## build 78
// top
module top(
    input logic     clk, 
    input logic     SW, 
    input logic     BOOT, 
    input logic [63:0] seed,
    output logic    _48b, 
    output logic    _45a
);
Size: ~3300 cells after synthesis, ~26000 um^2 of cells after synthesis.
Settings: LEC_CHECK=0, CAP_MARGIN=40, CELL_PAD_IN_SITES_DETAIL_PLACEMENT=2, CORE_ASPECT_RATIO=1.16, CORE_MARGIN=6, CORE_UTILIZATION=15, CTS_CLUSTER_DIAMETER=155, CTS_CLUSTER_SIZE=22, GPL_ROUTABILITY_DRIVEN=1, GPL_TIMING_DRIVEN=1, HOLD_SLACK_MARGIN=0.01, MAX_ROUTING_LAYER=met4, MIN_ROUTING_LAYER=met2, PLACE_DENSITY_LB_ADDON=0.28, SETUP_SLACK_MARGIN=0.98, SLEW_MARGIN=10; clock period 6.04 ns.
run.sh (not shown) runs the stock make flow with config.mk's settings and CLKGATE_MAP_FILE=.
Build 78 completed every stage of the flow, and the final layout passed the timing, design-rule and antenna checks.
Relative to build 78, the following input files were edited for build 24:
- CELL_PAD_IN_SITES_DETAIL_PLACEMENT no longer set, was 2
- SLEW_MARGIN now 20, was 10
- PLACE_DENSITY_LB_ADDON no longer set, was 0.28
- CTS_CLUSTER_SIZE no longer set, was 22
- CORE_ASPECT_RATIO no longer set, was 1.16
- GPL_TIMING_DRIVEN no longer set, was 1
- CORE_MARGIN now 2, was 6
- SETUP_SLACK_MARGIN now 1.86, was 0.98
- HOLD_SLACK_MARGIN no longer set, was 0.01
- GPL_ROUTABILITY_DRIVEN no longer set, was 1
- CORE_UTILIZATION now 61, was 15
- MIN_ROUTING_LAYER no longer set, was met2
- MAX_ROUTING_LAYER no longer set, was met4
- CTS_CLUSTER_DIAMETER no longer set, was 155
- CAP_MARGIN now 20, was 40
- the clock period (ns, I/O delays scaled along) now 7.0, was 6.04
[summary]
Build 24 finished all stages; the layout is clean. Comparing build 24 and build 78, cell area reported after detailed placement is higher on build 78. The hold slack in build 24 sits 0.0057 ns below the value recorded for build 78. Compared with build 78, build 24 shows a lower final instance area. Diff build 78 -> build 24 | tally of non-filler cells in the final layout | down by more than a quarter. Global-route usage, build 24 and build 78, lower one = build 78. Wire length of the first global-routing pass was higher in the run labelled build 78.


run A:
The RTL this note starts from:
==> flow/design.v <==
module values (
    input logic       clk,
    input logic       rst_n,       
    input logic       newframe,   
    input logic [5:0] pixel,       
    input logic [63:0] seed,       
    output logic [7:0] read_data,
    output logic [63:0] debug_grid  
);
    logic [63:0] current_state;
    logic [63:0] next_state;
    logic [31:0] frame_counter;    
    logic update_frame;            
    always_ff @(posedge clk) begin
        if (!rst_n) begin
            current_state <= seed;   
        end else if (newframe) begin
            current_state <= next_state;
        end
    end
    assign debug_grid = current_state;
always_comb begin 
    integer x_offset, y_offset;
    logic [5:0] neighbor_count[64];
    next_state = 64'b0;
    if (newframe) begin
        int neighbor_counter;
        logic [2:0] row;
        logic [2:0] col;
        logic is_alive;
        logic becomes_alive;
        for (int i = 0; i < 64; i++) begin
            neighbor_counter = 0;
            row = i / 8;  
            col = i % 8;   
            for (x_offset = -1; x_offset <= 1; x_offset = x_offset + 1) begin
                for (y_offset = -1; y_offset <= 1; y_offset = y_offset + 1) begin
                    if (!(x_offset == 0 && y_offset == 0)) begin
                        logic [5:0] neighbor_index;
                        logic [2:0] new_row, new_col;
                        if ((row + x_offset >= 0) && (row + x_offset < 8) &&
                            (col + y_offset >= 0) && (col + y_offset < 8)) begin
                            new_row = row + x_offset;
                            new_col = col + y_offset;
                            neighbor_index = new_row * 8 + new_col;
                            if (current_state[neighbor_index]) begin
                                neighbor_counter = neighbor_counter + 1;
                            end
                        end
                        else begin
                            neighbor_index =0;
                            new_row = 0;
                            new_col = 0;
                        end
                    end
                end
            end
            is_alive = current_state[i];
            becomes_alive = (is_alive && (neighbor_counter == 2 || neighbor_counter == 3)) ||
                (!is_alive && (neighbor_counter == 3));
            next_state[i] = becomes_alive;
        end
    end
    else begin
        next_state = current_state;  
        x_offset = 0;
        y_offset = 0;
    end
end
always_comb begin
    if (current_state[pixel]) begin
        read_data = 8'hFF;  
    end else begin
        read_data = 8'h00;  
    end
end
endmodule
module ws2812b(
    input logic clk, 
    input logic rst_n,
    input logic serial_in, 
    input logic transmit, 
    output logic ws2812b_out, 
    output logic shift
);
    localparam IDLE = 1'b0;  
    localparam TRANSMITTING = 1'b1;
    localparam T0_CYCLE_COUNT = 4'd5;
    localparam T1_CYCLE_COUNT = 4'd10;
    localparam MAX_CYCLE_COUNT = 4'd15;
    logic state;
    logic [3:0] cycle_count;
    logic bit_being_sent;
    always_ff @(posedge clk) begin
        if (!rst_n) begin
            state <= IDLE;
            cycle_count <= 4'd0;
            bit_being_sent <= 1'b0;
        end else
        unique case (state)
            IDLE:
                if (transmit == 1'b1) begin
                    state <= TRANSMITTING;  
                    cycle_count <= 4'd0;  
                    bit_being_sent <= serial_in;
                end
            TRANSMITTING:  
                if (transmit == 1'b0) begin
                    state <= IDLE;  
                end
                else if (cycle_count == MAX_CYCLE_COUNT - 1) begin  
                    cycle_count <= 4'd0;
                    bit_being_sent <= serial_in;
                end
                else begin
                    cycle_count <= cycle_count + 1;
                end
        endcase
    end
    always_comb begin
        if (state == TRANSMITTING)
            if (bit_being_sent == 1'b0)  
                ws2812b_out = (cycle_count < T0_CYCLE_COUNT);  
            else
                ws2812b_out = (cycle_count < T1_CYCLE_COUNT);  
        else
            ws2812b_out = 1'b0;  
    end
    assign shift = (state == TRANSMITTING) && (cycle_count == 4'd0);  
endmodule
module controller (
    input logic clk, 
    input logic rst_n,
    output logic load_sreg, 
    output logic transmit_pixel, 
    output logic [5:0] pixel, 
    output logic newframe
);
    localparam TRANSMIT_FRAME       = 1'b0;
    localparam IDLE                 = 1'b1;
    localparam [2:0] READ_CH_VALS   = 3'b001;
    localparam [2:0] LOAD_SREG      = 3'b010;
    localparam [2:0] TRANSMIT_PIXEL = 3'b100;
    localparam [8:0] TRANSMIT_CYCLES    = 9'd360;        
    localparam [19:0] IDLE_CYCLES       = 20'd3600;      
    logic state;
    logic next_state;
    logic [2:0] transmit_phase;
    logic [2:0] next_transmit_phase;
    logic [5:0] pixel_counter;
    logic [5:0] frame_counter;  
    logic [8:0] transmit_counter;
    logic [19:0] idle_counter;
    logic transmit_pixel_done;
    logic idle_done;
    assign transmit_pixel_done = (transmit_counter == TRANSMIT_CYCLES - 1);
    assign idle_done = (idle_counter == IDLE_CYCLES - 1);
    always_ff @(posedge clk) begin
        if (!rst_n) begin
            state <= TRANSMIT_FRAME;
            transmit_phase <= READ_CH_VALS;
        end else begin
            state <= next_state;
            transmit_phase <= next_transmit_phase;
        end
    end
    always_comb begin
        next_state = 1'bx;
        unique case (state)
            TRANSMIT_FRAME:
                if ((pixel_counter == 6'd0) && (transmit_pixel_done))
                    next_state = IDLE;
                else
                    next_state = TRANSMIT_FRAME;
            IDLE:
                if (idle_done)
                    next_state = TRANSMIT_FRAME;
                else
                    next_state = IDLE;
        endcase
    end
    always_comb begin
        next_transmit_phase = READ_CH_VALS;
        if (state == TRANSMIT_FRAME) begin
            case (transmit_phase)
                READ_CH_VALS:
                    next_transmit_phase = LOAD_SREG;
                LOAD_SREG:
                    next_transmit_phase = TRANSMIT_PIXEL;
                TRANSMIT_PIXEL:
                    next_transmit_phase = transmit_pixel_done ? READ_CH_VALS : TRANSMIT_PIXEL;
            endcase
        end
    end
    always_ff @(posedge clk) begin
        if (!rst_n) begin
            pixel_counter <= 6'd63;
        end else if ((state == TRANSMIT_FRAME) && transmit_pixel_done) begin
            pixel_counter <= pixel_counter - 1;
        end
    end
    always_ff @(posedge clk) begin
        if (!rst_n) begin
            newframe <= 1'b0;
            frame_counter <= 6'd0;
        end else if (idle_done) begin
            if (frame_counter == 6'd1) begin
                newframe <= 1'b1;
                frame_counter <= 6'd0;
            end else begin
                newframe <= 1'b0;
                frame_counter <= frame_counter + 6'd1;
            end
        end else begin
            newframe <= 1'b0;
        end
    end
    always_ff @(posedge clk) begin
        if (!rst_n) begin
            transmit_counter <= 9'd0;
        end else if (transmit_phase == TRANSMIT_PIXEL) begin
            transmit_counter <= transmit_counter + 1;
        end
        else begin
            transmit_counter <= 9'd0;
        end
    end
    always_ff @(posedge clk) begin
        if (!rst_n) begin
            idle_counter <= 20'd0;
        end else if (state == IDLE) begin
            idle_counter <= idle_counter + 1;
        end
        else begin
            idle_counter <= 20'd0;
        end
    end
    assign pixel = pixel_counter;
    assign load_sreg = (transmit_phase == LOAD_SREG);
    assign transmit_pixel = (transmit_phase == TRANSMIT_PIXEL);
endmodule
module top(
    input logic     clk, 
    input logic     SW, 
    input logic     BOOT, 
    input logic [63:0] seed,
    output logic    _48b, 
    output logic    _45a
);
    logic [7:0] read_data;
    logic [5:0] pixel;
    logic newframe; 
    logic [23:0] shift_reg;  
    logic load_sreg;
    logic transmit_pixel;
    logic shift; 
    logic ws2812b_out;
    logic [63:0] pixel_control;
    logic [63:0] next_pixel_control;  
    logic [5:0] pixel_index;  
    logic [1:0] flipper;  
    values u1 (
        .clk         (clk), 
        .rst_n       (SW),  
        .newframe    (newframe), 
        .pixel        (pixel),
        .seed        (seed),
        .read_data     (read_data),
        .debug_grid  ()
    );
    ws2812b u4 (  
        .clk            (clk), 
        .rst_n          (SW),
        .serial_in      (shift_reg[23]),  
        .transmit       (transmit_pixel),  
        .ws2812b_out    (ws2812b_out), 
        .shift          (shift)
    );
    controller u5 (
        .clk            (clk), 
        .rst_n          (SW),
        .load_sreg      (load_sreg), 
        .transmit_pixel (transmit_pixel), 
        .pixel          (pixel),  
        .newframe          (newframe)  
    );
    always_ff @(posedge clk) begin
        if (!SW) begin
            flipper = 2'b00;
            shift_reg <= 24'd0;
        end else begin
        if(newframe) begin
            flipper = flipper + 1;
            if (flipper == 2'b11) begin
                flipper = 2'b00;
            end
        end
        if (load_sreg) begin  
            unique case (flipper)
                2'b00:
                    shift_reg <= { read_data, 16'd0 };
                2'b01:
                    shift_reg <= { 8'd0, read_data, 8'd0 };
                2'b10:
                    shift_reg <= { 16'd0, read_data };
                2'b11:  
                    shift_reg <= { 16'd0, read_data };
            endcase
        end
        else if (shift) begin
            shift_reg <= { shift_reg[22:0], 1'b0 }; 
        end
        end
    end
    assign _48b = ws2812b_out;  
    assign _45a = ~ws2812b_out;  
endmodule
Settings: LEC_CHECK=0, CAP_MARGIN=20, CORE_MARGIN=2, CORE_UTILIZATION=72, PLACE_DENSITY=0.65, SETUP_SLACK_MARGIN=-0.29, SLEW_MARGIN=5, TNS_END_PERCENT=5; clock period 4.02 ns.
What the final checks of run A revealed, after a flow that finished every stage, was a layout that fails on setup timing.
Setup changes, run A to run B
- HOLD_SLACK_MARGIN: unset -> 0.28
- TNS_END_PERCENT: 5 -> unset
- SETUP_SLACK_MARGIN: -0.29 -> 0.87
- PLACE_DENSITY_LB_ADDON: unset -> 0.04
- ABC_AREA: unset -> 1
- SLEW_MARGIN: 5 -> 20
- PLACE_DENSITY: 0.65 -> unset
- the clock period (ns, I/O delays scaled along): 4.02 -> 3.45
Notes after the runs:
Run B ended with less mean cell area of the mapped netlist than run A. Compared with run A, in run B number of placed cells counting well taps went up by 2111, yosys synthesis chip area went up by 11%, die height went up by about 5%. Run B vs run A: post-synthesis compound-gate area fraction down. Net count after synthesis went up by more than half going from run A to run B. On run B: synthesized cell count is 1946 higher than what run A gave. Diff run A -> run B | sequential cell area fraction in the yosys report | decrease of 1.3 points. From run A to run B the numbers moved as follows: area of the mapped netlist now larger; multiplexer area fraction after synthesis dropped 6.4 points. Compared with run A, site row count in run B increased by a few percent. Run B did not run to completion, as it errored out during clock tree synthesis (4_1_cts).
Changes in run C relative to run B:
- PLACE_DENSITY_LB_ADDON: 0.04 -> 0.07
- ABC_AREA: 1 -> unset
- CTS_CLUSTER_DIAMETER: unset -> 28
- HOLD_SLACK_MARGIN: 0.28 -> unset
- MAX_ROUTING_LAYER: unset -> met4
- SETUP_SLACK_MARGIN: 0.87 -> 1.26
- the clock period (ns, I/O delays scaled along): 3.45 -> 4.96
Results
Run C did not finish; a tool error ended it in global routing (5_1_grt). Run C vs run B — die outline height dropped by a few percent. Compare run B and run C | summed instance area of the synthesized netlist higher: run B. The worst-case setup slack after placement number comes out lower for run B vs run C. Run C vs run B — core outline area dropped by more than 10%. Distinct cell type count of the synthesized netlist: run C vs run B up 47. In the flow results for run B and run C, the synthesized cell count is larger on run B. Adder-cell area share of the yosys netlist, run B and run C: larger value in run C. Run C: floorplan utilization 0.19 points above run B.
Input-level comparison between run D and run C:
- CTS_CLUSTER_DIAMETER no longer set, was 28
- SETUP_SLACK_MARGIN no longer set, was 1.26
- CORE_UTILIZATION now 51, was 72
- PLACE_DENSITY_LB_ADDON no longer set, was 0.07
- MAX_ROUTING_LAYER no longer set, was met4
- the clock period (ns, I/O delays scaled along) now 5.96, was 4.96
Findings:
Run D: PASS, flow complete, no timing, DRC or antenna violations. As far as depth of the CTS H-tree goes, run C and run D are indistinguishable; the numbers are identical. Run D has die width above what run C had. Row area of the placeable core: run D higher / run C lower. Area share of xor/xnor cells in the synthesized design came out exactly the same in run C and run D. Between run C and run D, the synthesized area divided by synthesized cell count does not differ in any meaningful way. The setup slack after placement in run D sits 0.46 ns above the value recorded for run C.
Input changes introduced in run E (baseline for comparison: run D):
- GPL_ROUTABILITY_DRIVEN now 0, previously not set
- CTS_CLUSTER_SIZE now 47, previously not set
- CORE_UTILIZATION now 40, was 51
- CELL_PAD_IN_SITES_DETAIL_PLACEMENT now 2, previously not set
- the clock period (ns, I/O delays scaled along) now 10.0, was 5.96
Results
The setup slack of run E is larger than that of run D.
Total met3 wirelength after detailed routing (run E over run D): increase, 2300 µm
When run E is set beside run D, its delay of the slowest cell on the worst path turns out to be 0.35 ns larger.
Summary of run E over run D: slew at the pin closest to its max-slew limit went up 0.19 ns, total detailed-routing wirelength went up by 68%, post-layout utilization of the core now sits lower.
## Diff of input files: run F against run E
- CORE_UTILIZATION changed from 40 to 65
- GPL_ROUTABILITY_DRIVEN removed (was 0)
- CTS_CLUSTER_DIAMETER newly set to 350
- CELL_PAD_IN_SITES_DETAIL_PLACEMENT removed (was 2)
- CTS_CLUSTER_SIZE changed from 47 to 99
- the clock period (ns, I/O delays scaled along) changed from 10.0 to 7.09
[summary]
From run E to run F, sequential cell count did not move at all.
Going from run E to run F, clock-pin slew reported for the worst setup and hold paths after clock tree synthesis ~0 delta; post-route clock period utilization increased 17 points.
Startpoint of the most critical setup path: u1.current_state[9]$_DFFE_PP_ -> run E, u1.current_state[40]$_DFFE_PP_ -> run F
